==> design/flow/design.v <==
`default_nettype none
module busBridge3
  (i_CLK,
   i_rst,
   i_dataRx,
   i_strobeRx,
   o_dataTx,
   i_strobeTx,
   i_strobeSync,
   o_busAddr,
   o_busData,
   i_busData,
   o_busWe,
   o_busRe,
   i_busAck  
   );
   input wire   i_CLK;      
   input wire   i_rst;  
   input wire [7:0] i_dataRx;
   input wire 	    i_strobeRx;  
   output wire [7:0] o_dataTx;
   input wire 	     i_strobeTx;  
   input wire 	     i_strobeSync;
   output reg [31:0] o_busAddr;
   output reg [31:0] o_busData;
   input wire [31:0] i_busData;
   output reg 	     o_busWe;   
   output reg 	     o_busRe;
   input wire 	     i_busAck;
   localparam STROBE_TX_DELAY = 32'd2;  
   reg 		     pendingRead;
   reg [15:0] 	     readMargin;
   reg [15:0] 	     readMarginMin;
   reg [31:0] 	     shiftIn;
   wire [31:0] 	     nextShiftIn = {i_dataRx, shiftIn[31:8]};
   reg [31:0] 	     shiftOut;
   wire [31:0] 	     nextShiftOut = {8'd0, shiftOut[31:8]};
   assign o_dataTx = shiftOut[7:0];
   localparam STATE_IDLE = 8'd0;
   localparam STATE_ADDRINC = 8'd1;
   localparam STATE_WORDWIDTH = 8'd2;
   localparam STATE_NWORDS = 8'd3;
   localparam STATE_ADDRWRITE = 8'd4;
   localparam STATE_WRITE = 8'd5;
   localparam STATE_ADDRREAD = 8'd6;
   localparam STATE_READ = 8'd7;
   localparam STATE_MARGIN = 8'd8;
   reg [1:0] 	     nRemMinusOne;
   reg [7:0] 	     state;
   reg [31:0] 	     addr;
   reg [7:0] 	     config_addrInc;
   reg [1:0] 	     config_wordwidthMinusOne;
   reg [15:0] 	     config_nWordsMinusOne;
   reg [15:0] 	     countNWords;
   task doRead(input [31:0] newAddr, input[15:0] paramCountMinusOne);
      begin
	 o_busRe <= 1'b1;
	 o_busAddr <= newAddr;
	 pendingRead <= 1'b1;
	 addr <= newAddr + {24'd0, config_addrInc};
	 readMargin <= 16'd0;	 
	 if (paramCountMinusOne == 16'd0) begin
	    state <= STATE_IDLE;
	    nRemMinusOne <= 2'd0;		 
	    countNWords <= 16'dx;		 
	 end else begin
	    countNWords <= paramCountMinusOne - 16'd1;
	    state <= STATE_READ;
	    nRemMinusOne <= config_wordwidthMinusOne;		 
	 end
      end
   endtask   
   always @(posedge i_CLK) begin
      o_busWe <= 1'b0;
      o_busRe <= 1'b0;      
      o_busAddr <= 32'bx;      
      o_busData <= 32'bx;      
      readMargin <= (readMargin == 16'hFFFF) ? readMargin : readMargin + 16'd1;
      if (i_strobeTx) begin
	 shiftOut 	<= nextShiftOut;
	 if (pendingRead)
	   readMarginMin <= 16'd0;  
	 else
	   readMarginMin <= readMargin < readMarginMin ? readMargin : readMarginMin;  
      end
      if (i_busAck & pendingRead) begin
	 shiftOut <= i_busData;
	 pendingRead <= 1'b0;
	 readMargin <= 16'd0;
      end
      if (i_strobeRx) begin
	 shiftIn <= nextShiftIn;
	 nRemMinusOne <= nRemMinusOne - 2'd1;
	 if (nRemMinusOne == 2'd0) begin
	    case (state)
	      STATE_IDLE: begin
		 case (i_dataRx)
		   STATE_ADDRWRITE: begin
		      state <= i_dataRx; 
		      nRemMinusOne <= 2'd3;
		   end
		   STATE_WRITE: begin
		      state <= i_dataRx;
		      countNWords <= config_nWordsMinusOne;
		      nRemMinusOne <= config_wordwidthMinusOne;      
		   end
		   STATE_ADDRREAD: begin
		      state <= i_dataRx; 
		      nRemMinusOne <= 2'd3;
		   end
		   STATE_ADDRINC: begin
		      state <= i_dataRx; 
		      nRemMinusOne <= 2'd0;
		   end
		   STATE_WORDWIDTH: begin 
		      state <= i_dataRx; 
		      nRemMinusOne <= 2'd0;
		   end
		   STATE_NWORDS: begin 
		      state <= i_dataRx; 
		      nRemMinusOne <= 2'd1;
		   end
		   STATE_READ: begin
		      doRead(addr, config_nWordsMinusOne);
		   end
		   STATE_MARGIN: begin
		      state <= i_dataRx; 
		      nRemMinusOne <= 2'd0;
		      if (pendingRead) begin
			 shiftOut <= 16'd0;
			 pendingRead <= 1'b0;
		      end else begin
			 shiftOut <= (readMarginMin < STROBE_TX_DELAY) ? 32'd0 : readMarginMin - STROBE_TX_DELAY;
		      end
		      readMarginMin <= 16'hFFFF;
		   end
		   default: begin 
		      state <= STATE_IDLE;
		      nRemMinusOne <= 2'd0;
		   end
		 endcase
	      end
	      STATE_ADDRWRITE: begin 
		 addr <= nextShiftIn;
		 state <= STATE_WRITE;
		 countNWords <= config_nWordsMinusOne;
		 nRemMinusOne <= config_wordwidthMinusOne;      
	      end
	      STATE_ADDRREAD: begin
		 doRead(nextShiftIn, config_nWordsMinusOne);
	      end
	      STATE_ADDRINC: begin 
		 config_addrInc <= nextShiftIn[31:24];
		 state <= STATE_IDLE;
		 nRemMinusOne <= 2'd0;
	      end
	      STATE_WORDWIDTH: begin
		 config_wordwidthMinusOne <= nextShiftIn[31:24];
		 state <= STATE_IDLE;
		 nRemMinusOne <= 2'd0;
	      end
	      STATE_NWORDS: begin
		 config_nWordsMinusOne <= nextShiftIn[31:16];
		 state <= STATE_IDLE;
		 nRemMinusOne <= 2'd0;
	      end
	      STATE_WRITE: begin
		 o_busWe <= 1'b1;
		 o_busAddr <= addr;		 
		 case (config_wordwidthMinusOne)
		   2'd0: o_busData <= {24'd0, nextShiftIn[31:24]};		   
		   2'd1: o_busData <= {16'd0, nextShiftIn[31:16]};
		   2'd2: o_busData <= {8'd0, nextShiftIn[31:8]};
		   2'd3: o_busData <= nextShiftIn;
		 endcase
		 addr <= addr + {24'd0, config_addrInc};
		 if (countNWords == 16'd0) begin
		    state <= STATE_IDLE;
		    nRemMinusOne <= 2'd0;		 
		    countNWords <= 16'dx;		 
		 end else begin
		    countNWords <= countNWords - 16'd1;
		    nRemMinusOne <= config_wordwidthMinusOne;		 
		 end
	      end
	      STATE_READ: begin
		 doRead(addr, countNWords);
	      end
	      STATE_MARGIN: begin
		 state <= STATE_IDLE;
		 nRemMinusOne <= 2'd0;		 	      
	      end
	      default: begin
		 state <= STATE_IDLE;
		 nRemMinusOne <= 2'd0;		 	      
	      end
	    endcase
	 end  
      end  
      if (i_strobeSync) begin
	 state <= STATE_IDLE;
	 nRemMinusOne <= 2'd0;
	 pendingRead <= 1'b0;	 
      end
      if (i_rst) begin
	 o_busWe <= 1'b0;
	 o_busRe <= 1'b0;
	 o_busAddr <= 32'd0;
	 pendingRead <= 1'b0;
	 readMargin <= 16'hFFFF;
	 readMarginMin <= 16'hFFFF;
	 shiftIn <= 32'd0;
	 shiftOut <= 32'd0;
	 nRemMinusOne <= 2'd0;
	 state <= STATE_IDLE;
	 addr <= 32'd0;
	 config_addrInc <= 8'd1;
	 config_wordwidthMinusOne <= 2'd3;
	 config_nWordsMinusOne <= 16'd0;
	 countNWords <= 16'd0;
      end
   end   
endmodule
==> design/flow/run.sh <==
#!/bin/bash
# the make line also repeats each setting of config.mk as NAME=value (left out here)
make -C /OpenROAD-flow-scripts/flow DESIGN_CONFIG=/design/flow/config.mk WORK_HOME=/design/flow/orfs CLKGATE_MAP_FILE= finish
==> design/flow/config.mk <==
export PLATFORM = sky130hd
export DESIGN_NAME = busBridge3
export DESIGN_NICKNAME = busBridge3
export VERILOG_FILES = /design/flow/design.v
export SDC_FILE = /design/flow/constraint.sdc
export NUM_CORES = 4
export LEC_CHECK = 0
export ABC_AREA = 0
export CAP_MARGIN = 20
export CORE_ASPECT_RATIO = 0.9
export CORE_MARGIN = 2
export CORE_UTILIZATION = 70
export CTS_CLUSTER_SIZE = 27
export MAX_ROUTING_LAYER = met4
export PLACE_DENSITY = 0.7
export SLEW_MARGIN = 20
export TNS_END_PERCENT = 80
==> design/flow/constraint.sdc <==
create_clock -name core_clock -period 4.05 [get_ports {i_CLK}]
set_input_delay 0.8100 -clock core_clock [delete_from_list [all_inputs] [get_ports {i_CLK}]]
set_output_delay 0.8100 -clock core_clock [all_outputs]
set_load 0.01 [all_outputs]
==> results of run 1 <==
[stage by stage]
stage	setup TNS (ps)	hold WS (ps)	area, sq um	cells	worst slack, ps
floorplan	0	432.2	13090	1588	5.026
global placement	0	447.1	14380	1870	273.1
detailed placement	0	466.0	14390	1871	143.1
CTS	0	488.2	15220	1915	88.54
global route	-21.18	516.9	15270	1919	-21.18
finish	0	486.7	15270	1919	127.0
[final cells by class]
type | instances | area [sq um] | area share [%]
sequential | 239 | 4786 | 31.34
multi-input combinational | 1177 | 7585 | 49.68
inverter | 38 | 142.6 | 0.9342
tap | 245 | 306.5 | 2.008
timing repair buffer | 176 | 1615 | 10.58
clock buffer | 37 | 760.7 | 4.982
clock inverter | 7 | 72.57 | 0.4753
[repair_timing]
action / 4_1_cts / 5_1_grt
setup buffers: 0 / 4
setup endpoints to repair: 0 / 11
resized: 0 / 5
hold buffers: 0 / 0
[layer usage]
layer	vias to the layer above	wire length, um
li1	5902	-
met1	6030	16210
met5	-	0
met3	137	4340
met2	833	17850
met4	0	1460
==> run notes, run 1 <==
Implementation results are summarized by area below.

Synthesis
For this run, the chip area from Yosys synthesis comes to 13000 sq um. The main area contributors are sky130_fd_sc_hd__dfxtp_1 37%, sky130_fd_sc_hd__mux2i_1 8.3%, sky130_fd_sc_hd__nand2_1 4.9%. The most instantiated flip-flop cell in the synthesis netlist is sky130_fd_sc_hd__dfxtp_1. The synthesized netlist devotes approximately 2.8% of its cell area to adder and majority cells. After Yosys synthesis, and, or, nand and nor cells account for between 20% and 30% of the synthesized area.

The area share of the largest cell type after synthesis is between 30% and 40%. The post-synthesis cell area is about 13000 sq um. The count of yosys warnings during synthesis is 1. The most frequently used library cell after synthesis is sky130_fd_sc_hd__dfxtp_1.

After synthesis, the most frequently instantiated cells are 239 x sky130_fd_sc_hd__dfxtp_1, 169 x sky130_fd_sc_hd__nand2_1, 153 x sky130_fd_sc_hd__nor2_1. The sequential area share after synthesis is roughly 37%. The count of unique library cells instantiated by Yosys is 82. The xor and xnor fraction of the mapped netlist area is under 10%. Per the post-synthesis report, the nets total roughly 1700. Of the combinational cells, the family taking the most area is simple AND/OR/NAND/NOR gates.

The largest total area in the synthesized netlist belongs to sky130_fd_sc_hd__dfxtp_1. After synthesis, the design contains ~1600 cells according to Yosys. Measured against the total synthesized area, the mux share comes to 10.66%.

The count of state elements after synthesis is around 240. Synthesis produced around 1600 cells. Per the synth stats, the proportion of register bits with asynchronous set or reset is 0%. The post-synth count of flops with an enable pin is 0.

The synthesized area per cell is between 8 and 9 sq um. After Yosys synthesis, AND-OR and OR-AND compound gates account for around a fifth of the synthesized area.

Setup path
The slack of the worst reg-to-reg path is between 100 and 150 ps. The worst flop-to-flop path endpoint is addr[10]. The startpoint of the worst register-to-register path is state[1]. The startpoint type of the worst setup path is a register. The worst-case reg-to-reg path depth is 13.

The origin of the worst setup path is state[1]. The critical path goes through nor4b_4 -> nand2_2 -> nand2_1 -> nand2_1 -> ha_2 -> fa_2 -> a211oi_1 -> nor2_2 -> o41ai_2 -> a21o_1 -> mux2_2 -> a211oi_1 -> nor4_1. In this run the worst setup path terminates at addr[10].

The total buffers and inverters traversed by the critical path is 0. The kind of cell with the highest combined delay along the critical path is AND-OR/OR-AND gates. Along the worst path, the maximum fanout reaches 7.

The endpoint required time on the critical path is about 4400 ps. The delay contributed by the slowest stage of the critical path is roughly 500 ps. The sort of element at the end of the critical path is a register. The class of the most critical setup path is register to register. At the worst endpoint, the arrival time is approximately 4300 ps. All stages included, the depth of the critical timing path comes to 13. Per the STA report, the cell with the highest stage delay on the worst path is sky130_fd_sc_hd__o41ai_2.

Drt
The post-detailed-route via-to-cell ratio is around 6.7. The average wire per cell in the routed design is between 20 and 25 um. The pre-antenna-repair detailed-routing pass consisted of 8 iterations.

The total antenna diodes in the routed design is 0. The final route contains between 10000 and 15000 vias. Once iteration 0 of detailed routing completed, the report listed ~1600 DRC markers. The routed layout reports a DRC error count of 0. The number of nets with antenna violations after detailed routing is 0. The detailed-route wire length is between 30000 and 40000 um.

Cells and area
The post-synthesis to final-layout area growth is 17.46%. In the final layout, the fill cell count is around 1100. In the final design database the tool counted 1732 nets.

Cells fill a little over four fifths of the core in the end.

Timing
Setup repair after global routing could not meet its margin everywhere. At the pin with the least slew margin, the transition time is 1008 ps. The final clock skew is 11.56 ps. The post-route minimum period is 3923 ps. In this run the tightest slew margin relative to its limit is 32.78%. The highest clock frequency the design can meet is between 0.2 and 0.3 GHz. The final hold violation count recorded for this run is 0. Post-route period utilization is reported as a little over nine tenths.

The final number of setup-violating endpoints is 0. The final-report max-slew violation count is 0.

Power
Of the total power, combinational logic draws between 20 and 25%. The cell internal power dissipation is about 4.5 mW. Per report_power, the Combinational row totals 1.46 mW. The flip-flop and latch power is ~2.7 mW. Sequential cells account for a little over two fifths of the total power.

Per report_power, the clock group accounts for a little over a third of the total. The group drawing the most power is sequential cells. The net switching power in the latest report is between 1.5 and 2 mW. Net switching is 29.77% of the power. Total power normalized to cell area comes to ~420 nW/um^2.

Summed over the clock group, the power is 2.31 mW. Power comes to 6.474 mW. The script extracted a total leakage power of 6.274 nW. The maximum VDD drop is ~0.00035 V.

GRT
The number of global-route vias before repair came to ~12000. The first global-routing pass estimated 62960 um of wire. The global route total overflow is 0. The met3 track utilization from global routing is under 10%.

The pin count of the biggest net entering global routing is 81. The number of antenna violations at the first check in global routing was 0. The global routing usage on met2 is about three fifths. Total global-route track usage over all layers is between 40% and 50%. After global routing, the most crowded layer is met2. The met1 usage in global routing is between 50% and 60%.

Floorplanning
The area of the core is around 18000 sq um. The fraction of the core area occupied by cells at floorplan is a little under three quarters. The height of the chip is about 130 um.

The count of pins on the block boundary is approximately 120. The floorplan die width is around 150 um. The initialized floorplan defines 47 standard-cell rows.

The die outline area is 19680 sq um.

Placement
Per the gpl log, the routability congestion estimate is 0.9847. Summed over all nets, the half-perimeter wirelength after detailed placement is 26580 um. The number of port buffers is about 120.

Worst hold path
The worst min-delay path category is register to register. The path with the worst hold slack has its endpoint at o_busAddr[3]. Looking at hold timing, the worst path starts from addr[3]. The cell depth of the worst min-delay path is 2.

CTS
The later pin in the worst-skew pair is clocked with a latency of between 500 and 600 ps. The clock net in this run drives a total of approximately 240 sinks. The cell at the root of the clock tree is sky130_fd_sc_hd__clkbuf_16. The H-tree depth reported by CTS is 1. The number of buffers created by CTS is 25.

The clock passes through at most 3 buffers. TritonCTS built the clock tree. The clock-pin slew on the worst setup and hold paths is ~60 ps.

Run
Max-cap violations in this run came to 0. The tool warning count for the run is 30.

Run status
The flow ran to the end and the layout has no timing, DRC or antenna violations.
==> run 2, diff against run 1 <==
ABC_AREA = default   (was 0)
CORE_ASPECT_RATIO = default   (was 0.9)
CORE_UTILIZATION = 72   (was 70)
CTS_CLUSTER_SIZE = default   (was 27)
MAX_ROUTING_LAYER = default   (was met4)
PLACE_DENSITY = default   (was 0.7)
PLACE_DENSITY_LB_ADDON = 0.01   (was default)
SETUP_SLACK_MARGIN = 0.64   (was default)
TNS_END_PERCENT = 5   (was 80)
clock period = 2.25 ns   (was 4.05 ns; I/O delays follow)
==> run 2 against run 1 <==
  * The flow now stops in clock tree synthesis
  * Die size shrank 2.7%
  * Synthesized cell count is the same
  * Area after synthesis is the same
==> run notes, run 2 <==
Summary of implementation figures.

Floorplanning
The floorplan die width is 138.4 um (was 147.6 um). The height of the chip is 138.4 um (was 133.3 um). The placement row count came to 49 (was 47). The area of the core is 17840 sq um (was 18290 sq um). The die outline area is 19140 sq um (was 19680 sq um).

The count of pins on the block boundary is 120 (unchanged). The fraction of the core area occupied by cells at floorplan is 72.86% (was 71.07%).

Synthesis
Synth cell count leaders: 239 x sky130_fd_sc_hd__dfxtp_1, 169 x sky130_fd_sc_hd__nand2_1, 153 x sky130_fd_sc_hd__nor2_1 (unchanged). The leading area contributor after synthesis is sky130_fd_sc_hd__dfxtp_1 (unchanged). The share of synthesized cell area in and-or and or-and compound cells was 19.31% (unchanged). The area reported by Yosys stat was 13000 sq um (unchanged). The number of cells in Yosys stat is 1588 (unchanged).

The adder-cell share of the synthesized area was 2.849% (unchanged). The count of state elements after synthesis is 239 (unchanged). The most instantiated flip-flop cell in the synthesis netlist is sky130_fd_sc_hd__dfxtp_1 (unchanged). The synthesized-area fraction occupied by and/or/nand/nor cells is 21.66% (unchanged). Cell types with the largest area share after synthesis: sky130_fd_sc_hd__dfxtp_1 37%, sky130_fd_sc_hd__mux2i_1 8.3%, sky130_fd_sc_hd__nand2_1 4.9% (unchanged). The xor and xnor fraction of the mapped netlist area is 3.436% (unchanged).

The net count after synthesis was 1663 (unchanged). The number of enable flip-flop cells is 0 (unchanged). The number of instances in the synthesized netlist is 1588 (unchanged). The sequential area share after synthesis is 36.81% (unchanged).

The fraction of registers with async set or reset after synthesis came to 0% (unchanged). The area share of the largest cell type after synthesis is 36.81% (unchanged). The synthesized area per cell is 8.186 sq um (unchanged). The count of unique library cells instantiated by Yosys was 82 (unchanged). The multiplexer share of the synthesized area was 10.66% (unchanged). The most repeated cell in the gate-level netlist after synthesis was sky130_fd_sc_hd__dfxtp_1 (unchanged). The count of yosys warnings during synthesis was 1 (unchanged). The dominant kind of combinational cell is simple AND/OR/NAND/NOR gates (unchanged).

The post-synthesis cell area is 13000 sq um (unchanged).

Placement
The placed wire-length estimate after detailed placement was 35610 um (was 26580 um). The weighted congestion at the end of routability-driven global placement is 1.008 (was 0.9847). The number of port buffers is 119 (unchanged). The worst setup slack before clock tree synthesis is -1377 ps (was 143.1 ps).

Run status
The first error in the log reads "[ERROR DPL-0038] Utilization greater than 100%, impossible to legalize". Result of the run: aborted with a tool error (was no timing/DRC/antenna violations). According to the logs, the last stage reached was clock tree synthesis.
==> run 2: per-stage QoR <==
step | TNS [ps] | cell area, sq um | utilization (%) | std cells
floorplan | -53680 | 13260 | - | 1588
global placement | -66570 | 16460 | 92.26 | 2091
detailed placement | -89600 | 16460 | 92.26 | 2091
==> run 3, diff against run 2 <==
CORE_UTILIZATION = 40   (was 72)
PLACE_DENSITY_LB_ADDON = default   (was 0.01)
SETUP_SLACK_MARGIN = default   (was 0.64)
TNS_END_PERCENT = default   (was 5)
clock period = 5.0 ns   (was 2.25 ns; I/O delays follow)
==> run 3 against run 2 <==
  * Synthesized cell count unchanged
  * Area after synthesis unchanged
  * Die size increased by 77%
  * The run now finishes clean
==> run notes, run 3 <==
Implementation results are summarized by area below.

Setup path
Per the post-run analysis, buffers plus inverters along the critical path come to 0. The startpoint of the worst register-to-register path is state[3]. In this run the critical path is formed by or4_1 -> nor3_4 -> nand2_1 -> nand2_1 -> ha_1 -> fa_1 -> a211oi_1 -> nor2_1 -> o41a_1 -> nand2_1 -> or4b_2 -> a311oi_1 -> nor3_1. According to the timing report, the critical path is captured at addr[16]. On the critical path the data arrives at approximately 5100 ps. The maximum fanout along the worst path is 13.

The required time at the worst endpoint is listed as 5430 ps. The origin of the worst setup path is state[3]. Counting buffers and inverters, the worst setup path is 13 cells deep.

The cell family contributing the most delay on the critical path is simple AND/OR/NAND/NOR gates. The sort of element at the end of the critical path is a register. STA shows the worst reg2reg path with a cell count of 13. The worst setup path is of the register to register kind. The delay contributed by the slowest stage of the critical path is approximately 730 ps. Per STA, the library cell used most along the worst path is sky130_fd_sc_hd__nand2_1. The worst flop-to-flop path endpoint is addr[16].

Per the STA report, the cell with the highest stage delay on the worst path is sky130_fd_sc_hd__or4_1. The worst setup path is launched from a register. The slack of the worst reg-to-reg path is 360 ps.

Synthesis
The share of synthesized cell area in and-or and or-and compound cells was 19.31% (unchanged). The number of instances in the synthesized netlist is 1588 (unchanged). The synthesized-area fraction occupied by and/or/nand/nor cells came to 21.66% (unchanged). The number of cells in Yosys stat is 1588 (unchanged). Synth cell count leaders: 239 x sky130_fd_sc_hd__dfxtp_1, 169 x sky130_fd_sc_hd__nand2_1, 153 x sky130_fd_sc_hd__nor2_1 (unchanged).

The post-synthesis cell area is 13000 sq um (unchanged). The count of state elements after synthesis came to 239 (unchanged). The fraction of registers with async set or reset after synthesis is 0% (unchanged). The multiplexer share of the synthesized area is 10.66% (unchanged). The most instantiated flip-flop cell in the synthesis netlist is sky130_fd_sc_hd__dfxtp_1 (unchanged). The count of yosys warnings during synthesis was 1 (unchanged).

The area reported by Yosys stat is 13000 sq um (unchanged). The leading area contributor after synthesis was sky130_fd_sc_hd__dfxtp_1 (unchanged). The number of enable flip-flop cells came to 0 (unchanged).

The dominant kind of combinational cell is simple AND/OR/NAND/NOR gates (unchanged). The most repeated cell in the gate-level netlist after synthesis is sky130_fd_sc_hd__dfxtp_1 (unchanged). The synthesized area per cell is 8.186 sq um (unchanged).

The sequential area share after synthesis is 36.81% (unchanged). The net count after synthesis was 1663 (unchanged). The adder-cell share of the synthesized area is 2.849% (unchanged).

The xor and xnor fraction of the mapped netlist area is 3.436% (unchanged). The area share of the largest cell type after synthesis came to 36.81% (unchanged). Cell types with the largest area share after synthesis: sky130_fd_sc_hd__dfxtp_1 37%, sky130_fd_sc_hd__mux2i_1 8.3%, sky130_fd_sc_hd__nand2_1 4.9% (unchanged). The count of unique library cells instantiated by Yosys is 82 (unchanged).

Power
The combinational power is 1.14 mW. The power report puts the leakage power at roughly 6.2 nW. The flow reports that combinational logic draws about a fifth of the design power. The biggest slice of the total power is consumed by sequential cells. Power attributed to sequential cells is 2.18 mW.

In this run the power density over the cells is ~350 nW/um^2. The fraction of power spent switching nets is approximately 29%. The power in the clock group is around 2.1 mW.

Sequential cells account for about 40% of the total power. The switching power is roughly 1.6 mW. The part of the total power dissipated in the clock network is 38.9%. The maximum VDD drop is approximately 0.00026 V. The cell internal power dissipation is between 3 and 4 mW.

GRT
The global-route wire length before repair is about 63000 um. The number of antenna violations at the first check in global routing is 0. The global route total overflow is 0. The number of global-route vias before repair was around 11000. Entering global routing, the biggest net connects 64 pins. Summed over all routing layers, the global router reports a total usage of 23.14%.

CTS
The maximum clock path buffer count is 3. Per the TritonCTS log, the buffer count is 28. TritonCTS built the clock tree.

The total setup buffers inserted after CTS is 0. The H-tree depth reported by CTS is 1. For this design, the sink count on the clock tree is between 200 and 250.

The cell at the root of the clock tree is sky130_fd_sc_hd__clkbuf_16. The clock-pin slew on the worst setup and hold paths is ~60 ps. Buffers inserted to repair hold after CTS numbered 0.

The post-cts gate resize count is 0. Clock latency on the worst-skew pair, taken at its later pin, is 550 ps.

Run
The max-capacitance violation count is 0. The number of warnings the tools reported is 27.

Cells and area
In this run the layout overhead on the synthesized area is reported as 19.03%. The count of nets after finishing is between 1500 and 2000. Per the layout report, the design carries between 3000 and 4000 filler cells.

The area of all placed cells without fillers is approximately 15000 sq um.

Run status
Result of the run: no timing/DRC/antenna violations (was aborted with a tool error).

Worst hold path
The cell depth of the worst min-delay path is 2. The capture endpoint of the worst hold path is addr[2]. According to the hold report, the worst path is of the register to register type.

Looking at hold timing, the worst path starts from addr[2].

Drt
The detailed-route wire length is 40140 um. The number of iterations in the first detailed-routing pass is 7. The DRC violation total after the first TritonRoute iteration is 970.

The number of nets with antenna violations after detailed routing is 0. The total antenna diodes in the routed design is 0. The routed layout reports a DRC error count of 0. The post-detailed-route via-to-cell ratio is slightly below 6. The average wire per cell in the routed design is ~19 um. The via total after detailed routing is around 12000.

Timing
The final clock skew is 25.07 ps. The sum of negative setup slack is 0 ps. The worst path uses around 93% of the clock period. Static timing analysis puts the maximum clock frequency at 0.2156 GHz. The post-route minimum period is about 4600 ps. The pin closest to its max-slew limit shows a slew of between 1000 and 1500 ps. The end-of-flow timing check tallies setup violations at 0. The total count of hold-check failures in the final report is 0. The final-report max-slew violation count is 0.

Setup repair after global routing left no endpoint under its margin. The worst pin sits at a relative slew slack of between 30% and 40%.

Placement
The placed wire-length estimate after detailed placement is 27260 um (was 35610 um). The number of port buffers was 119 (unchanged). The area of placed instances was 14520 sq um (was 16460 sq um).

The weighted congestion at the end of routability-driven global placement is 0.8952 (was 1.008).

Floorplanning
The placement row count is 66 (was 49). The fraction of the core area occupied by cells at floorplan is 40.26% (was 72.86%). The floorplan die width was 184.3 um (was 138.4 um).

The height of the chip was 184.3 um (was 138.4 um). The area of the core is 32290 sq um (was 17840 sq um). The count of pins on the block boundary is 120 (unchanged).

The die outline area came to 33960 sq um (was 19140 sq um).
[run 3: through the flow]
step           power, mW  std cells  utilization [%]  setup slack, ps  hold slack [ps]
2_1_floorplan      3.040       1588                -            460.4            432.2
3_3_place_gp       3.327       2057            44.96            574.4            444.3
3_5_place_dp       3.349       2057            44.97            502.1            451.0
4_1_cts            5.476       2106            47.92            467.4            460.1
5_1_grt            5.699       2106            47.92            138.3            463.9
6_report           5.432       2106            47.92            361.2            456.9
[run 3: layer usage]
layer,part of all wire (%),wire length [um],track usage [%]
met1,45,17920,31.30
met2,47,18690,38.16
met5,0,0,0
met4,3.1,1246,7.360
met3,5.7,2288,3.122
[run 3: final cells by class]
class	instances	area [sq um]	area share [%]
inverter	38	142.6	0.9219
sequential	239	4785	30.92
tap	442	553.0	3.574
multi-input combinational	1177	7542	48.75
timing repair buffer	161	1499	9.688
clock buffer	41	830.8	5.370
clock inverter	8	120.1	0.7763
==> run 4, diff against run 3 <==
CELL_PAD_IN_SITES_GLOBAL_PLACEMENT = 3   (was default)
CORE_ASPECT_RATIO = 1.05   (was default)
CORE_UTILIZATION = 66   (was 40)
CTS_CLUSTER_DIAMETER = 188   (was default)
CTS_CLUSTER_SIZE = 99   (was default)
GPL_TIMING_DRIVEN = 0   (was default)
MIN_ROUTING_LAYER = met2   (was default)
==> run 4 against run 3 <==
  * The run now fails in global placement without I/O
  * Synthesized cell count unchanged
  * Area after synthesis did not move
  * Die size fell by 39%
==> run notes, run 4 <==
Summary of implementation figures.

Synthesis
The number of cells in Yosys stat is 1588 (unchanged). The area share of the largest cell type after synthesis is 36.81% (unchanged). The multiplexer share of the synthesized area is 10.66% (unchanged).

The most instantiated flip-flop cell in the synthesis netlist was sky130_fd_sc_hd__dfxtp_1 (unchanged). The count of state elements after synthesis is 239 (unchanged). The synthesized area per cell is 8.186 sq um (unchanged). The adder-cell share of the synthesized area came to 2.849% (unchanged). The number of instances in the synthesized netlist is 1588 (unchanged).

Synth cell count leaders: 239 x sky130_fd_sc_hd__dfxtp_1, 169 x sky130_fd_sc_hd__nand2_1, 153 x sky130_fd_sc_hd__nor2_1 (unchanged). The count of unique library cells instantiated by Yosys is 82 (unchanged). The leading area contributor after synthesis is sky130_fd_sc_hd__dfxtp_1 (unchanged). The number of enable flip-flop cells is 0 (unchanged). The dominant kind of combinational cell is simple AND/OR/NAND/NOR gates (unchanged). The post-synthesis cell area is 13000 sq um (unchanged).

Cell types with the largest area share after synthesis: sky130_fd_sc_hd__dfxtp_1 37%, sky130_fd_sc_hd__mux2i_1 8.3%, sky130_fd_sc_hd__nand2_1 4.9% (unchanged). The synthesized-area fraction occupied by and/or/nand/nor cells is 21.66% (unchanged). The xor and xnor fraction of the mapped netlist area was 3.436% (unchanged).

The share of synthesized cell area in and-or and or-and compound cells is 19.31% (unchanged). The fraction of registers with async set or reset after synthesis is 0% (unchanged). The area reported by Yosys stat is 13000 sq um (unchanged).

The sequential area share after synthesis was 36.81% (unchanged). The net count after synthesis came to 1663 (unchanged). The count of yosys warnings during synthesis is 1 (unchanged).

The most repeated cell in the gate-level netlist after synthesis was sky130_fd_sc_hd__dfxtp_1 (unchanged).

Run status
The first error in the log reads "[ERROR GPL-0301] Utilization 146.721 % exceeds 100%". The flow stopped in global placement without I/O. Result of the run: aborted with a tool error (was no timing/DRC/antenna violations).

Floorplanning
The area of the core is 19320 sq um (was 32290 sq um). The placement row count is 52 (was 66). The fraction of the core area occupied by cells at floorplan is 67.27% (was 40.26%). The height of the chip is 147.8 um (was 184.3 um).

The die outline area came to 20830 sq um (was 33960 sq um). The floorplan die width is 141.0 um (was 184.3 um).
==> run 5, diff against run 4 <==
ABC_AREA = 0   (was default)
CELL_PAD_IN_SITES_GLOBAL_PLACEMENT = default   (was 3)
CORE_ASPECT_RATIO = 0.9   (was 1.05)
CORE_UTILIZATION = 72   (was 66)
CTS_CLUSTER_DIAMETER = 29   (was 188)
CTS_CLUSTER_SIZE = 27   (was 99)
GPL_TIMING_DRIVEN = default   (was 0)
HOLD_SLACK_MARGIN = -0.08   (was default)
MAX_ROUTING_LAYER = met4   (was default)
MIN_ROUTING_LAYER = default   (was met2)
PLACE_DENSITY = 0.7   (was default)
SETUP_SLACK_MARGIN = 0.73   (was default)
TNS_END_PERCENT = 5   (was default)
clock period = 3.97 ns   (was 5.0 ns; I/O delays follow)
==> run 5 against run 4 <==
  * The run fails in global routing
  * Synthesized cell count stayed put
  * Die size down 8.1%
  * Area after synthesis unchanged
==> run notes, run 5 <==
Summary of implementation figures.

Synthesis
The dominant kind of combinational cell is simple AND/OR/NAND/NOR gates (unchanged). The area share of the largest cell type after synthesis is 36.81% (unchanged). The post-synthesis cell area is 13000 sq um (unchanged). The sequential area share after synthesis came to 36.81% (unchanged). The share of synthesized cell area in and-or and or-and compound cells was 19.31% (unchanged).

The synthesized area per cell was 8.186 sq um (unchanged). The number of instances in the synthesized netlist was 1588 (unchanged). The count of unique library cells instantiated by Yosys came to 82 (unchanged).

Synth cell count leaders: 239 x sky130_fd_sc_hd__dfxtp_1, 169 x sky130_fd_sc_hd__nand2_1, 153 x sky130_fd_sc_hd__nor2_1 (unchanged). The most repeated cell in the gate-level netlist after synthesis is sky130_fd_sc_hd__dfxtp_1 (unchanged). The net count after synthesis was 1663 (unchanged). The area reported by Yosys stat is 13000 sq um (unchanged).

The number of enable flip-flop cells is 0 (unchanged). The adder-cell share of the synthesized area was 2.849% (unchanged). The fraction of registers with async set or reset after synthesis was 0% (unchanged). The xor and xnor fraction of the mapped netlist area came to 3.436% (unchanged). The number of cells in Yosys stat is 1588 (unchanged). The most instantiated flip-flop cell in the synthesis netlist is sky130_fd_sc_hd__dfxtp_1 (unchanged). Cell types with the largest area share after synthesis: sky130_fd_sc_hd__dfxtp_1 37%, sky130_fd_sc_hd__mux2i_1 8.3%, sky130_fd_sc_hd__nand2_1 4.9% (unchanged). The leading area contributor after synthesis is sky130_fd_sc_hd__dfxtp_1 (unchanged). The count of state elements after synthesis came to 239 (unchanged).

The multiplexer share of the synthesized area is 10.66% (unchanged). The synthesized-area fraction occupied by and/or/nand/nor cells is 21.66% (unchanged). The count of yosys warnings during synthesis is 1 (unchanged).

CTS
The number of buffers created by CTS is 44. The clock sink count is about 240. The maximum clock path buffer count is 3. The H-tree depth reported by CTS is 2. In this run the clock root is driven by a sky130_fd_sc_hd__clkbuf_16.

Floorplanning
The placement row count was 46 (was 52). Pin placement for this block handled 120 I/O pins. The die outline area is 19150 sq um (was 20830 sq um). The height of the chip is 131.5 um (was 147.8 um). The area of the core is 17670 sq um (was 19320 sq um). The fraction of the core area occupied by cells at floorplan is 73.57% (was 67.27%). The floorplan die width is 145.6 um (was 141.0 um).

Placement
Detailed placement finished with a half-perimeter wire length of between 20000 and 30000 um. The number of port buffers is 119. After detailed placement, the design holds a cell count of approximately 1900. Routability-driven placement finished with a final weighted congestion of between 0.9 and 1.

Run status
The stage where the flow stopped is global routing (was global placement without I/O). Result of the run: aborted with a tool error (unchanged).
==> run 5: per-stage QoR <==
step / total power [mW] / setup slack, ps / util, % / cell area (sq um)
detailed placement: 4.260 / 320.1 / 81.88 / 14470
CTS: 8.135 / 458.8 / 91.83 / 16230
global placement: 4.178 / 385.0 / 81.88 / 14470
floorplan: 3.829 / 139.2 / - / 13180
==> run 5: repair_timing <==
action	in CTS
resized	27
gates cloned	1
setup endpoints to repair	25
setup buffers	16
pin swaps	23
hold buffers	0
==> run 6, diff against run 5 <==
ABC_AREA = 1   (was 0)
CELL_PAD_IN_SITES_GLOBAL_PLACEMENT = 3   (was default)
CORE_ASPECT_RATIO = 1.05   (was 0.9)
CORE_UTILIZATION = 57   (was 72)
CTS_CLUSTER_DIAMETER = 188   (was 29)
CTS_CLUSTER_SIZE = 100   (was 27)
GPL_TIMING_DRIVEN = 0   (was default)
HOLD_SLACK_MARGIN = default   (was -0.08)
MAX_ROUTING_LAYER = default   (was met4)
MIN_ROUTING_LAYER = met2   (was default)
PLACE_DENSITY = default   (was 0.7)
SETUP_SLACK_MARGIN = default   (was 0.73)
TNS_END_PERCENT = default   (was 5)
clock period = 5.0 ns   (was 3.97 ns; I/O delays follow)
==> run 6 against run 5 <==
  * The flow stops in global placement without I/O
  * Die size grew 25%
  * Synthesized cell count up 16%
  * Area after synthesis decreased by 0.65%
==> run notes, run 6 <==
Summary of implementation figures.

Synthesis
The synthesized area per cell is 7.018 sq um (was 8.186 sq um). The net count after synthesis is 1915 (was 1663). The share of synthesized cell area in and-or and or-and compound cells is 21.85% (was 19.31%). Synth cell count leaders: 369 x sky130_fd_sc_hd__nand2_1, 239 x sky130_fd_sc_hd__dfxtp_1, 172 x sky130_fd_sc_hd__a21oi_1, 172 x sky130_fd_sc_hd__nor2_1, 164 x sky130_fd_sc_hd__inv_1 (was 239 x sky130_fd_sc_hd__dfxtp_1, 169 x sky130_fd_sc_hd__nand2_1, 153 x sky130_fd_sc_hd__nor2_1). The xor and xnor fraction of the mapped netlist area was 2.442% (was 3.436%). The adder-cell share of the synthesized area is 2.868% (was 2.849%). The number of enable flip-flop cells was 0 (unchanged). The count of state elements after synthesis is 239 (unchanged).

Cell types with the largest area share after synthesis: sky130_fd_sc_hd__dfxtp_1 37%, sky130_fd_sc_hd__nand2_1 11%, sky130_fd_sc_hd__a21oi_1 6.7% (was sky130_fd_sc_hd__dfxtp_1 37%, sky130_fd_sc_hd__mux2i_1 8.3%, sky130_fd_sc_hd__nand2_1 4.9%). The number of instances in the synthesized netlist was 1840 (was 1588). The post-synthesis cell area is 12910 sq um (was 13000 sq um).

The count of yosys warnings during synthesis is 1 (unchanged). The area reported by Yosys stat is 12910 sq um (was 13000 sq um). The number of cells in Yosys stat is 1840 (was 1588). The area share of the largest cell type after synthesis is 37.05% (was 36.81%). The sequential area share after synthesis is 37.05% (was 36.81%). The most instantiated flip-flop cell in the synthesis netlist is sky130_fd_sc_hd__dfxtp_1 (unchanged).

The fraction of registers with async set or reset after synthesis is 0% (unchanged). The leading area contributor after synthesis is sky130_fd_sc_hd__dfxtp_1 (unchanged). The multiplexer share of the synthesized area was 0.07751% (was 10.66%). The synthesized-area fraction occupied by and/or/nand/nor cells is 26.67% (was 21.66%). The count of unique library cells instantiated by Yosys is 59 (was 82). The most repeated cell in the gate-level netlist after synthesis was sky130_fd_sc_hd__nand2_1 (was sky130_fd_sc_hd__dfxtp_1). The dominant kind of combinational cell is simple AND/OR/NAND/NOR gates (unchanged).

Floorplanning
The area of the core is 22280 sq um (was 17670 sq um). The height of the chip is 158.2 um (was 131.5 um). The floorplan die width is 150.9 um (was 145.6 um). The placement row count is 56 (was 46). The fraction of the core area occupied by cells at floorplan is 57.96% (was 73.57%).

The die outline area is 23880 sq um (was 19150 sq um).

Run status
The stage where the flow stopped is global placement without I/O (was global routing). Result of the run: aborted with a tool error (unchanged). The tool reported: "[ERROR GPL-0301] Utilization 138.296 % exceeds 100%".
==> run 7, diff against run 6 <==
ABC_AREA = default   (was 1)
CAP_MARGIN = 10   (was 20)
CELL_PAD_IN_SITES_GLOBAL_PLACEMENT = default   (was 3)
CORE_ASPECT_RATIO = default   (was 1.05)
CORE_UTILIZATION = 22   (was 57)
CTS_CLUSTER_DIAMETER = default   (was 188)
CTS_CLUSTER_SIZE = default   (was 100)
GPL_ROUTABILITY_DRIVEN = 1   (was default)
MAX_ROUTING_LAYER = met4   (was default)
MIN_ROUTING_LAYER = default   (was met2)
PLACE_DENSITY_LB_ADDON = 0.15   (was default)
clock period = 6.02 ns   (was 5.0 ns; I/O delays follow)
==> run 7 against run 6 <==
  * Now clean on timing, DRC and antenna
  * Area after synthesis up 0.66%
  * Die size rose to 2.6 times the previous value
  * Synthesized cell count down 14%
==> run notes, run 7 <==
Implementation results are summarized by area below.

Run status
Result of the run: no timing/DRC/antenna violations (was aborted with a tool error).

Setup path
The end point of the critical path is addr[10]. The class of the most critical setup path is register to register. Per STA, the library cell used most along the worst path is sky130_fd_sc_hd__clkbuf_2. The maximum fanout along the worst path is 10.

On the critical path, the stage with the largest delay is an instance of sky130_fd_sc_hd__o41ai_2. The startpoint of the worst register-to-register path is state[0]. The endpoint required time on the critical path is roughly 6400 ps. The total buffers and inverters traversed by the critical path is 5. The slack of the worst reg-to-reg path is 200 ps. The worst register-to-register path has a depth of 18. The sort of element at the end of the critical path is a register. The endpoint arrival time on the critical path is around 6200 ps. The startpoint type of the worst setup path is a register. The kind of cell adding the most delay to the critical path is buffers and inverters. The critical path runs through a total of 18 cells. The worst flop-to-flop path endpoint is addr[10]. The report lists the cells along the critical path as clkbuf_1 -> nor4b_4 -> nand2_2 -> clkbuf_2 -> clkbuf_2 -> clkdlybuf4s15_2 -> clkbuf_2 -> nand2_1 -> nand2_1 -> ha_1 -> fa_1 -> a211oi_1 -> nor2_1 -> o41ai_2 -> a21o_1 -> mux2_2 -> a211oi_1 -> nor4_1. The largest single stage delay on the critical path is about 560 ps. The origin of the worst setup path is state[0].

Synthesis
The net count after synthesis was 1663 (was 1915). The count of yosys warnings during synthesis is 1 (unchanged). The number of enable flip-flop cells is 0 (unchanged).

The synthesized-area fraction occupied by and/or/nand/nor cells was 21.66% (was 26.67%). The number of instances in the synthesized netlist was 1588 (was 1840). The adder-cell share of the synthesized area is 2.849% (was 2.868%). The share of synthesized cell area in and-or and or-and compound cells came to 19.31% (was 21.85%). The post-synthesis cell area is 13000 sq um (was 12910 sq um).

The fraction of registers with async set or reset after synthesis was 0% (unchanged). The leading area contributor after synthesis is sky130_fd_sc_hd__dfxtp_1 (unchanged). The number of cells in Yosys stat is 1588 (was 1840). The multiplexer share of the synthesized area is 10.66% (was 0.07751%). The xor and xnor fraction of the mapped netlist area is 3.436% (was 2.442%). The area reported by Yosys stat is 13000 sq um (was 12910 sq um). Cell types with the largest area share after synthesis: sky130_fd_sc_hd__dfxtp_1 37%, sky130_fd_sc_hd__mux2i_1 8.3%, sky130_fd_sc_hd__nand2_1 4.9% (was sky130_fd_sc_hd__dfxtp_1 37%, sky130_fd_sc_hd__nand2_1 11%, sky130_fd_sc_hd__a21oi_1 6.7%). The count of unique library cells instantiated by Yosys is 82 (was 59).

Synth cell count leaders: 239 x sky130_fd_sc_hd__dfxtp_1, 169 x sky130_fd_sc_hd__nand2_1, 153 x sky130_fd_sc_hd__nor2_1 (was 369 x sky130_fd_sc_hd__nand2_1, 239 x sky130_fd_sc_hd__dfxtp_1, 172 x sky130_fd_sc_hd__a21oi_1, 172 x sky130_fd_sc_hd__nor2_1, 164 x sky130_fd_sc_hd__inv_1). The sequential area share after synthesis is 36.81% (was 37.05%). The dominant kind of combinational cell is simple AND/OR/NAND/NOR gates (unchanged).

The synthesized area per cell came to 8.186 sq um (was 7.018 sq um). The area share of the largest cell type after synthesis is 36.81% (was 37.05%). The count of state elements after synthesis came to 239 (unchanged). The most instantiated flip-flop cell in the synthesis netlist is sky130_fd_sc_hd__dfxtp_1 (unchanged). The most repeated cell in the gate-level netlist after synthesis is sky130_fd_sc_hd__dfxtp_1 (was sky130_fd_sc_hd__nand2_1).

Cells and area
The post-synthesis to final-layout area growth is 24.04%. The area of all placed cells without fillers is about 16000 sq um. The number of standard cells in the final layout excluding fillers is ~2500. The share of the core filled with cells in the final layout is a little over a quarter. The count of nets after finishing is approximately 1800. In the final layout, flip-flops and latches occupy roughly 4800 sq um.

Summing all multi-input logic gate instances after layout gives around 7600 sq um. The layout has ~6300 filler cells.

GRT
Entering global routing, the biggest net connects 15 pins. The global-route wire length before repair is about 78000 um. Global routing used ~17% of the available tracks. The global route stage reports its total congestion overflow as 0.

The number of global-route vias before repair is about 12000. The number of antenna violations at the first check in global routing is 1.

CTS
Per the skew report, the later register of the worst-skew pair sees a clock latency of around 600 ps. Per the CTS log, the root buffer master is sky130_fd_sc_hd__clkbuf_16. TritonCTS built the clock tree. Per the TritonCTS log, the buffer count is 30.

The clock sink count is 239. The maximum clock path buffer count is 3. The H-tree depth reported by CTS is 1. Looking at the worst setup and hold paths, the clock pins of their registers show a slew of roughly 60 ps.

Buffers inserted to repair hold after CTS numbered 0.

Worst hold path
The worst min-delay path startpoint is addr[2]. The worst min-delay path category is register to register. The cell depth of the worst min-delay path is 2. The capture endpoint of the worst hold path is addr[2].

Timing
The total count of hold-check failures in the final report is 0. The final setup slack of the worst path is about 200 ps. The final clock skew is 15.06 ps. The worst relative slew slack is ~28%.

Looking at the max-slew report, the worst-margin pin has a slew of between 1000 and 1500 ps. Setup repair after global routing left no endpoint under its margin. The final number of setup-violating endpoints is 0.

For this run, the top clock speed supported by timing is 0.1717 GHz. Per the final report, max-transition violations number 0. The post-route minimum period is roughly 5800 ps.

The worst path uses 96.74% of the clock period.

Drt
The routed layout has around 13000 vias. The detail route stage leaves a number of antenna-violating nets equal to 0. The average wire per cell in the routed design is 20.79 um. The number of iterations in the first detailed-routing pass is 7. The post-detailed-route via-to-cell ratio is 4.992. The detailed-route wire length is about 53000 um. The detailed-route DRC error count is 0.

Per the log, the first TritonRoute iteration ended with a DRC count of 1090.

Floorplanning
The height of the chip came to 247.1 um (was 158.2 um). The floorplan die width is 247.1 um (was 150.9 um). The fraction of the core area occupied by cells at floorplan is 22.15% (was 57.96%). The die outline area was 61050 sq um (was 23880 sq um). The placement row count came to 89 (was 56).

The area of the core is 58690 sq um (was 22280 sq um). The count of pins on the block boundary is ~120.

Placement
Prior to clock tree synthesis, the placed netlist has a worst setup slack of -1015 ps. The final weighted congestion recorded by global placement is between 0.8 and 0.9. The number of port buffers is ~110. The placed wire-length estimate after detailed placement is between 30000 and 40000 um.

The area of placed instances is between 15000 and 20000 sq um. The cell count after placement is between 2000 and 2500.

Power
The cell internal power dissipation is 3.172 mW. The flow reports that sequential cells draw between 30% and 40% of the design power. For the sequential group, total power comes out at around 1.8 mW. The cell leakage power is about 6.3 nW. Per report_power, the Combinational row totals about 0.98 mW. Looking at the VDD voltage map, the peak drop is 0.0002030 V. The power density over the cells is ~280 nW/um^2.

Per report_power, the Clock row totals between 1.5 and 2 mW. The part of the total power dissipated in the clock network is 39.1%. The biggest slice of the total power is consumed by sequential cells.

The switching power is approximately 1.4 mW. The total power draw is approximately 4.6 mW. The combinational fraction of design power is a little over a fifth. The fraction of power spent switching nets is 30.54%.

Run
Summing over the stages, the warning tally comes to 27. The run reported a max-capacitance violation count of 0.
run 7: what timing repair did:
action,4_1_cts,5_1_grt
endpoints found under the setup margin,24,9
buffers inserted,0,3
hold endpoints to repair,0,0
pin swaps,0,0
gates resized,10,4
run 7: layout make-up:
| cell class | instances | area share [%] |
|---|---|---|
| multi-input combinational | 1177 | 47.06 |
| sequential | 239 | 29.67 |
| timing repair buffer | 115 | 7.092 |
| tap | 773 | 5.998 |
| clock buffer | 47 | 5.494 |
| buffer | 133 | 3.422 |
| inverter | 38 | 0.8846 |
| clock inverter | 6 | 0.3647 |
| antenna | 1 | 0.01552 |
run 7: through the flow:
step                hold WS [ps]  setup TNS [ps]
CTS                        465.2               0
global placement           443.2          -14740
finish                     463.2               0
global route               487.5               0
floorplan                  432.2               0
detailed placement         448.2          -15340
run 7: layer usage:
layer | GRT usage, % | up-vias | part of all wire (%)
li1 | - | 6063 | -
met1 | 21.83 | 6082 | 45
met2 | 28.54 | 393 | 48
met3 | 2.399 | 86 | 5.3
met4 | 4.784 | 0 | 2.6
met5 | - | - | 0
==> run 8, diff against run 7 <==
CAP_MARGIN = 20   (was 10)
CORE_MARGIN = 10   (was 2)
CORE_UTILIZATION = 25   (was 22)
GPL_ROUTABILITY_DRIVEN = default   (was 1)
HOLD_SLACK_MARGIN = 0.06   (was default)
MAX_ROUTING_LAYER = default   (was met4)
PLACE_DENSITY_LB_ADDON = default   (was 0.15)
TNS_END_PERCENT = 20   (was default)
clock period = 5.0 ns   (was 6.02 ns; I/O delays follow)
==> run 8 against run 7 <==
  * Still clean on timing, DRC and antenna
  * Worst hold slack worse by 9.5 ps
  * Sequential share of layout area about the same
  * Count of clock-buffer cells in the layout is 10 lower
  * Total power grew 22%
  * Combinational power up 21%
  * Die size grew 0.77%
  * First-iteration DRC count is 2.8% higher
  * Fmax grew 20%
  * Cell count decreased by 3.6%
  * Wire length is 4.8% lower
  * Global-route usage decreased by 1.7 points
  * Critical endpoint is now addr[25]
  * Largest power group is now the clock network
==> run notes, run 8 <==
Implementation results are summarized by area below.

Run status
Result of the run: no timing/DRC/antenna violations (unchanged).

Drt
The detailed-route wire length is 50040 um (was 52570 um). The number of nets with antenna violations after detailed routing came to 0 (unchanged). The DRC violation total after the first TritonRoute iteration is 1120 (was 1090). The detailed-route DRC error count is 0 (unchanged). The number of iterations in the first detailed-routing pass was 9 (was 7). The post-detailed-route via-to-cell ratio was 5.378 (was 4.992). The via total after detailed routing is 13110 (was 12620).

The average wire per cell in the routed design came to 20.52 um (was 20.79 um).

Cells and area
The count of nets after finishing is 1811 (was 1809). The number of standard cells in the final layout excluding fillers was 2438 (was 2529). The post-synthesis to final-layout area growth is 24.07% (was 24.04%).

The share of the core filled with cells in the final layout is 31.37% (was 27.48%). The area of all placed cells without fillers is 16130 sq um (was 16120 sq um).

Synthesis
Cell types with the largest area share after synthesis: sky130_fd_sc_hd__dfxtp_1 37%, sky130_fd_sc_hd__mux2i_1 8.3%, sky130_fd_sc_hd__nand2_1 4.9% (unchanged). The most instantiated flip-flop cell in the synthesis netlist is sky130_fd_sc_hd__dfxtp_1 (unchanged). The multiplexer share of the synthesized area is 10.66% (unchanged). The sequential area share after synthesis came to 36.81% (unchanged). The fraction of registers with async set or reset after synthesis came to 0% (unchanged). The number of enable flip-flop cells is 0 (unchanged).

Synth cell count leaders: 239 x sky130_fd_sc_hd__dfxtp_1, 169 x sky130_fd_sc_hd__nand2_1, 153 x sky130_fd_sc_hd__nor2_1 (unchanged). The synthesized area per cell is 8.186 sq um (unchanged). The dominant kind of combinational cell is simple AND/OR/NAND/NOR gates (unchanged).

The synthesized-area fraction occupied by and/or/nand/nor cells was 21.66% (unchanged). The number of cells in Yosys stat is 1588 (unchanged). The count of unique library cells instantiated by Yosys came to 82 (unchanged). The area reported by Yosys stat came to 13000 sq um (unchanged).

The count of yosys warnings during synthesis is 1 (unchanged). The most repeated cell in the gate-level netlist after synthesis is sky130_fd_sc_hd__dfxtp_1 (unchanged). The post-synthesis cell area is 13000 sq um (unchanged).

The adder-cell share of the synthesized area is 2.849% (unchanged). The count of state elements after synthesis is 239 (unchanged). The leading area contributor after synthesis is sky130_fd_sc_hd__dfxtp_1 (unchanged). The number of instances in the synthesized netlist is 1588 (unchanged). The net count after synthesis is 1663 (unchanged). The share of synthesized cell area in and-or and or-and compound cells is 19.31% (unchanged). The area share of the largest cell type after synthesis is 36.81% (unchanged).

The xor and xnor fraction of the mapped netlist area was 3.436% (unchanged).

Setup path
The class of the most critical setup path is register to register (unchanged). Critical path, cell by cell: or4_1 -> buf_6 -> nor3_4 -> buf_6 -> clkbuf_4 -> buf_4 -> clkbuf_4 -> nand2_1 -> nand2_1 -> ha_1 -> o21ai_0 -> o21ai_1 -> a21oi_4 -> buf_4 -> nor4_4 -> nor2b_1 -> mux2_2 -> a221oi_1 (was clkbuf_1 -> nor4b_4 -> nand2_2 -> clkbuf_2 -> clkbuf_2 -> clkdlybuf4s15_2 -> clkbuf_2 -> nand2_1 -> nand2_1 -> ha_1 -> fa_1 -> a211oi_1 -> nor2_1 -> o41ai_2 -> a21o_1 -> mux2_2 -> a211oi_1 -> nor4_1). The endpoint arrival time on the critical path was 5350 ps (was 6240 ps).

The origin of the worst setup path is state[3] (was state[0]). The sort of element at the end of the critical path is a register (unchanged). The endpoint required time on the critical path was 5480 ps (was 6440 ps). The total buffers and inverters traversed by the critical path was 6 (was 5). The number of logic stages on the critical path including buffering came to 18 (unchanged). The end point of the critical path was addr[25] (was addr[10]). The startpoint type of the worst setup path is a register (unchanged).

The kind of cell adding the most delay to the critical path is simple AND/OR/NAND/NOR gates (was buffers and inverters). The maximum fanout along the worst path is 10 (unchanged). The delay contributed by the slowest stage of the critical path is 550 ps (was 560 ps). The slowest library cell on the worst path was sky130_fd_sc_hd__or4_1 (was sky130_fd_sc_hd__o41ai_2). The worst flop-to-flop path endpoint is addr[25] (was addr[10]). The slack of the worst reg-to-reg path came to 130 ps (was 200 ps). The startpoint of the worst register-to-register path is state[3] (was state[0]).

The worst-case reg-to-reg path depth is 18 (unchanged).

Timing
The worst relative slew slack is 36.31% (was 27.53%). The final number of setup-violating endpoints was 0 (unchanged). The final period utilization came to 97.35% (was 96.74%). The post-route minimum period came to 4867 ps (was 5824 ps). The total count of hold-check failures in the final report is 0 (unchanged). The final setup slack of the worst path is 132.5 ps (was 196.4 ps). The tightest hold margin is 453.7 ps (was 463.2 ps). The final clock skew is 35.23 ps (was 15.06 ps). The transition time of the tightest slew-check pin came to 955.3 ps (was 1081 ps). Unrepaired setup endpoints after global routing: false (unchanged). The sum of negative setup slack is 0 ps (unchanged).

The highest clock frequency the design can meet is 0.2054 GHz (was 0.1717 GHz). The final-report max-slew violation count is 0 (unchanged).

Worst hold path
The worst min-delay path startpoint is addr[2] (unchanged). The cell depth of the worst min-delay path is 2 (unchanged). The worst min-delay path category is register to register (unchanged). The capture endpoint of the worst hold path was addr[2] (unchanged).

GRT
The global route total overflow is 0 (unchanged). The global-route wire length before repair is 75110 um (was 77880 um). The number of antenna violations at the first check in global routing is 1 (unchanged).

The global router's overall resource usage was 15.48% (was 17.22%). The number of global-route vias before repair is 12420 (was 12130). The pin count of the biggest net entering global routing came to 20 (was 15).

CTS
The cell at the root of the clock tree is sky130_fd_sc_hd__clkbuf_16 (unchanged). The H-tree depth reported by CTS was 1 (unchanged). The CTS tree is built (unchanged). The number of buffers created by CTS came to 29 (was 30). The number of buffers inserted by hold repair at cts came to 0 (unchanged).

The maximum clock path buffer count is 3 (unchanged). The source-to-sink clock delay at the later pin of the worst-skew pair is 580 ps (was 590 ps). The clock sink count was 239 (unchanged). The clock-pin slew on the worst setup and hold paths was 60 ps (about the same).

Power
The combinational power came to 1.19 mW (was 0.984 mW). The group drawing the most power is the clock network (was sequential cells). The total power draw is 5.566 mW (was 4.566 mW). The fraction of power spent switching nets came to 29.80% (was 30.54%). The cell internal power dissipation is 3.908 mW (was 3.172 mW).

The power density over the cells is 345.1 nW/um^2 (was 283.2 nW/um^2). The switching power is 1.659 mW (was 1.395 mW). The power share of the sequential group is 38.9% (was 39.3%). The power in the clock group was 2.21 mW (was 1.79 mW). The cell leakage power is 6.382 nW (was 6.317 nW). The maximum VDD drop came to 0.0002220 V (was 0.0002030 V).

The combinational fraction of design power came to 21.4% (was 21.5%). The part of the total power dissipated in the clock network is 39.7% (was 39.1%). The flip-flop and latch power is 2.17 mW (was 1.80 mW).

Placement
The worst setup slack before clock tree synthesis is -1671 ps (was -1015 ps). The cell count after placement was 2380 (was 2473). The weighted congestion at the end of routability-driven global placement was 0.9539 (was 0.8776). The number of port buffers was 112 (unchanged). The area of placed instances came to 14980 sq um (was 15090 sq um). The placed wire-length estimate after detailed placement was 37050 um (was 37850 um).

Floorplanning
The die outline area came to 61520 sq um (was 61050 sq um). The height of the chip was 248.0 um (was 247.1 um). The fraction of the core area occupied by cells at floorplan is 25.29% (was 22.15%).

The placement row count is 83 (was 89). The count of pins on the block boundary is 120 (unchanged). The area of the core is 51410 sq um (was 58690 sq um). The floorplan die width is 248.0 um (was 247.1 um).

Run
The max-capacitance violation count came to 0 (unchanged). The number of warnings the tools reported is 27 (unchanged).
==> run 8: cell type report <==
| type | instances | area [sq um] |
|---|---|---|
| fill | 5457 | 35280 |
| timing repair buffer | 119 | 1174 |
| inverter | 38 | 142.6 |
| multi-input combinational | 1177 | 7615 |
| buffer | 132 | 559.3 |
| clock inverter | 15 | 193.9 |
| antenna | 1 | 2.502 |
| tap | 680 | 850.8 |
| sequential | 239 | 4785 |
| clock buffer | 37 | 805.8 |
==> run 8: metal layers <==
metal	GRT usage, %	routed length [um]	vias up
met5	0	16	-
met4	4.841	1605	2
met3	3.460	4434	130
met2	25.22	22690	651
met1	20.01	21290	6262
li1	-	-	6067
==> run 8: what timing repair did <==
action / CTS / global route
buffers inserted: 2 / 5
pin swaps: 2 / 5
endpoints found under the setup margin: 29 / 17
hold endpoints to repair: 0 / 0
resized: 20 / 5
==> run 9, diff against run 8 <==
CORE_MARGIN = 2   (was 10)
CORE_UTILIZATION = 68   (was 25)
CTS_CLUSTER_SIZE = 30   (was default)
GPL_TIMING_DRIVEN = default   (was 0)
HOLD_SLACK_MARGIN = default   (was 0.06)
TNS_END_PERCENT = default   (was 20)
clock period = 4.02 ns   (was 5.0 ns; I/O delays follow)
==> run 9 against run 8 <==
  * Synthesized cell count stayed put
  * Total power is 16% higher
  * First-iteration DRC count is 16% higher
  * Fmax rose by 29%
  * Final area decreased by 6.0%
  * Register-to-register slack improved by 110 ps
  * Via count is 4.1% lower
  * Non-clock buffer count down 84
  * Critical path depth shrank 5
  * Still clean on timing, DRC and antenna
  * Critical endpoint unchanged
  * Clock power grew 4%
  * Count of clock-buffer cells in the layout is 1 higher
  * Global-route usage is 22 points higher
==> run notes, run 9 <==
Implementation results are summarized by area below.

Run status
Result of the run: no timing/DRC/antenna violations (unchanged).

Worst hold path
The capture endpoint of the worst hold path is countNWords[11] (was addr[2]). The worst min-delay path startpoint is countNWords[11] (was addr[2]). The worst min-delay path category was register to register (unchanged).

The cell depth of the worst min-delay path is 2 (unchanged).

Drt
The DRC violation total after the first TritonRoute iteration is 1303 (was 1120). The detailed-route wire length was 38320 um (was 50040 um). The average wire per cell in the routed design came to 20.18 um (was 20.52 um). The total antenna diodes in the routed design is 0 (was 1). The via total after detailed routing came to 12570 (was 13110). The number of iterations in the first detailed-routing pass is 6 (was 9). The detailed-route DRC error count is 0 (unchanged). The post-detailed-route via-to-cell ratio is 6.621 (was 5.378). The number of nets with antenna violations after detailed routing is 0 (unchanged).

Synthesis
The number of cells in Yosys stat is 1588 (unchanged). The area share of the largest cell type after synthesis is 36.81% (unchanged). The leading area contributor after synthesis was sky130_fd_sc_hd__dfxtp_1 (unchanged). The sequential area share after synthesis is 36.81% (unchanged).

The dominant kind of combinational cell is simple AND/OR/NAND/NOR gates (unchanged). The most repeated cell in the gate-level netlist after synthesis is sky130_fd_sc_hd__dfxtp_1 (unchanged). The xor and xnor fraction of the mapped netlist area is 3.436% (unchanged). The share of synthesized cell area in and-or and or-and compound cells is 19.31% (unchanged). The adder-cell share of the synthesized area is 2.849% (unchanged). The count of unique library cells instantiated by Yosys is 82 (unchanged). The area reported by Yosys stat is 13000 sq um (unchanged). The post-synthesis cell area was 13000 sq um (unchanged). Synth cell count leaders: 239 x sky130_fd_sc_hd__dfxtp_1, 169 x sky130_fd_sc_hd__nand2_1, 153 x sky130_fd_sc_hd__nor2_1 (unchanged). The count of yosys warnings during synthesis came to 1 (unchanged).

The net count after synthesis is 1663 (unchanged). The synthesized-area fraction occupied by and/or/nand/nor cells is 21.66% (unchanged). The synthesized area per cell is 8.186 sq um (unchanged). The most instantiated flip-flop cell in the synthesis netlist is sky130_fd_sc_hd__dfxtp_1 (unchanged).

The fraction of registers with async set or reset after synthesis is 0% (unchanged). The number of instances in the synthesized netlist was 1588 (unchanged). The number of enable flip-flop cells is 0 (unchanged).

Cell types with the largest area share after synthesis: sky130_fd_sc_hd__dfxtp_1 37%, sky130_fd_sc_hd__mux2i_1 8.3%, sky130_fd_sc_hd__nand2_1 4.9% (unchanged). The count of state elements after synthesis was 239 (unchanged). The multiplexer share of the synthesized area is 10.66% (unchanged).

Cells and area
The post-synthesis to final-layout area growth was 16.58% (was 24.07%). The count of nets after finishing came to 1724 (was 1811). The number of standard cells in the final layout excluding fillers came to 1899 (was 2438).

The number of fill cells in the layout is 1298 (was 5457).

Floorplanning
The fraction of the core area occupied by cells at floorplan is 69.49% (was 25.29%). The placement row count is 50 (was 83). The die outline area is 20240 sq um (was 61520 sq um).

The floorplan die width was 142.3 um (was 248.0 um). The count of pins on the block boundary is 120 (unchanged). The height of the chip is 142.3 um (was 248.0 um). The area of the core is 18710 sq um (was 51410 sq um).

CTS
The clock-pin slew on the worst setup and hold paths came to 70 ps (was 60 ps). The clock sink count is 239 (unchanged). The H-tree depth reported by CTS came to 1 (unchanged).

The cell at the root of the clock tree is sky130_fd_sc_hd__clkbuf_16 (unchanged). The number of buffers created by CTS came to 26 (was 29). The CTS tree is built (unchanged). The source-to-sink clock delay at the later pin of the worst-skew pair was 550 ps (was 580 ps). The maximum clock path buffer count is 3 (unchanged).

The total setup buffers inserted after CTS was 0 (was 2).

Placement
The number of port buffers is 119 (was 112). The cell count after placement is 1855 (was 2380). The weighted congestion at the end of routability-driven global placement was 0.9298 (was 0.9539). The placed wire-length estimate after detailed placement came to 25720 um (was 37050 um). The worst setup slack before clock tree synthesis was 317.6 ps (was -1671 ps).

Timing
The final number of setup-violating endpoints is 0 (unchanged). The worst relative slew slack is 38.27% (was 36.31%). The sum of negative setup slack is 0 ps (unchanged). The final-report max-slew violation count was 0 (unchanged). The highest clock frequency the design can meet came to 0.2647 GHz (was 0.2054 GHz). The final setup slack of the worst path came to 241.9 ps (was 132.5 ps). The tightest hold margin was 479.8 ps (was 453.7 ps). The post-route minimum period came to 3778 ps (was 4867 ps). The total count of hold-check failures in the final report came to 0 (unchanged). The final clock skew is 28.41 ps (was 35.23 ps). The transition time of the tightest slew-check pin is 926.0 ps (was 955.3 ps). The final period utilization is 93.98% (was 97.35%).

Power
The power share of the sequential group is 42.3% (was 38.9%). The fraction of power spent switching nets is 29.53% (was 29.80%). The group drawing the most power is sequential cells (was the clock network). The cell leakage power is 6.222 nW (was 6.382 nW). The power density over the cells is 424.5 nW/um^2 (was 345.1 nW/um^2).

The power in the clock group is 2.29 mW (was 2.21 mW). The flip-flop and latch power came to 2.72 mW (was 2.17 mW). The maximum VDD drop is 0.0004093 V (was 0.0002220 V). The combinational fraction of design power is 22.1% (was 21.4%). The switching power is 1.900 mW (was 1.659 mW).

The cell internal power dissipation was 4.533 mW (was 3.908 mW). The combinational power is 1.42 mW (was 1.19 mW). The part of the total power dissipated in the clock network is 35.6% (was 39.7%).

Setup path
Critical path, cell by cell: or4_1 -> nor3_4 -> buf_4 -> nand2_1 -> nand2_1 -> ha_1 -> nand2_1 -> o21bai_1 -> o21ai_2 -> nor4_2 -> nor2b_1 -> mux2_2 -> a221oi_1 (was or4_1 -> buf_6 -> nor3_4 -> buf_6 -> clkbuf_4 -> buf_4 -> clkbuf_4 -> nand2_1 -> nand2_1 -> ha_1 -> o21ai_0 -> o21ai_1 -> a21oi_4 -> buf_4 -> nor4_4 -> nor2b_1 -> mux2_2 -> a221oi_1). The slack of the worst reg-to-reg path is 240 ps (was 130 ps). The class of the most critical setup path is register to register (unchanged). The endpoint required time on the critical path is 4460 ps (was 5480 ps). The end point of the critical path is addr[25] (unchanged).

The slowest library cell on the worst path is sky130_fd_sc_hd__or4_1 (unchanged). The maximum fanout along the worst path is 11 (was 10). The delay contributed by the slowest stage of the critical path came to 600 ps (was 550 ps). The worst flop-to-flop path endpoint was addr[25] (unchanged). The total buffers and inverters traversed by the critical path is 1 (was 6). The sort of element at the end of the critical path is a register (unchanged).

The origin of the worst setup path is state[4] (was state[3]). The kind of cell adding the most delay to the critical path is simple AND/OR/NAND/NOR gates (unchanged). The number of logic stages on the critical path including buffering is 13 (was 18).

The worst-case reg-to-reg path depth is 13 (was 18). The endpoint arrival time on the critical path was 4210 ps (was 5350 ps). The startpoint of the worst register-to-register path is state[4] (was state[3]). The dominant cell type by count on the critical path is sky130_fd_sc_hd__nand2_1. The startpoint type of the worst setup path was a register (unchanged).

GRT
The global router's overall resource usage is 37.04% (was 15.48%). The global-route wire length before repair is 60930 um (was 75110 um). The number of global-route vias before repair is 11890 (was 12420). The number of antenna violations at the first check in global routing is 0 (was 1). The global route total overflow is 0 (unchanged). The pin count of the biggest net entering global routing came to 82 (was 20).

Run
The number of warnings the tools reported came to 29 (was 27). The max-capacitance violation count was 0 (unchanged).
-- run 9: final cells by class --
type,instances,area (sq um),area share [%]
Clock buffer,38,735.7,4.855
Timing Repair Buffer,167,1544,10.19
Multi-Input combinational cell,1177,7581,50.03
Clock inverter,6,70.07,0.4624
Sequential cell,239,4787,31.59
Tap cell,234,292.8,1.932
Inverter,38,142.6,0.9413
-- run 9: timing repair --
item                       4_1_cts  5_1_grt
resized                          0        2
setup endpoints to repair        0        2
hold buffers                     0        0
-- run 9: metrics by stage --
stage / utilization [%] / instance area, sq um / total power, mW
3_5_place_dp: 76.66 / 14340 / 4.150
4_1_cts: 80.97 / 15150 / 6.424
5_1_grt: 81.01 / 15150 / 6.688
6_report: 81.01 / 15150 / 6.432
3_3_place_gp: 76.66 / 14340 / 4.109
2_1_floorplan: - / 13100 / 3.781
-- run 9: per-layer routing --
layer  track usage (%)  vias to the layer above  wire [um]
met5                 0                        -          0
met4             20.05                        0       2257
met3             5.013                      156       3021
met2             60.44                      670      17480
met1             47.72                     5870      15560
li1                  -                     5877          -
Power figures rest on the tool's default switching activity, not on a simulated workload.
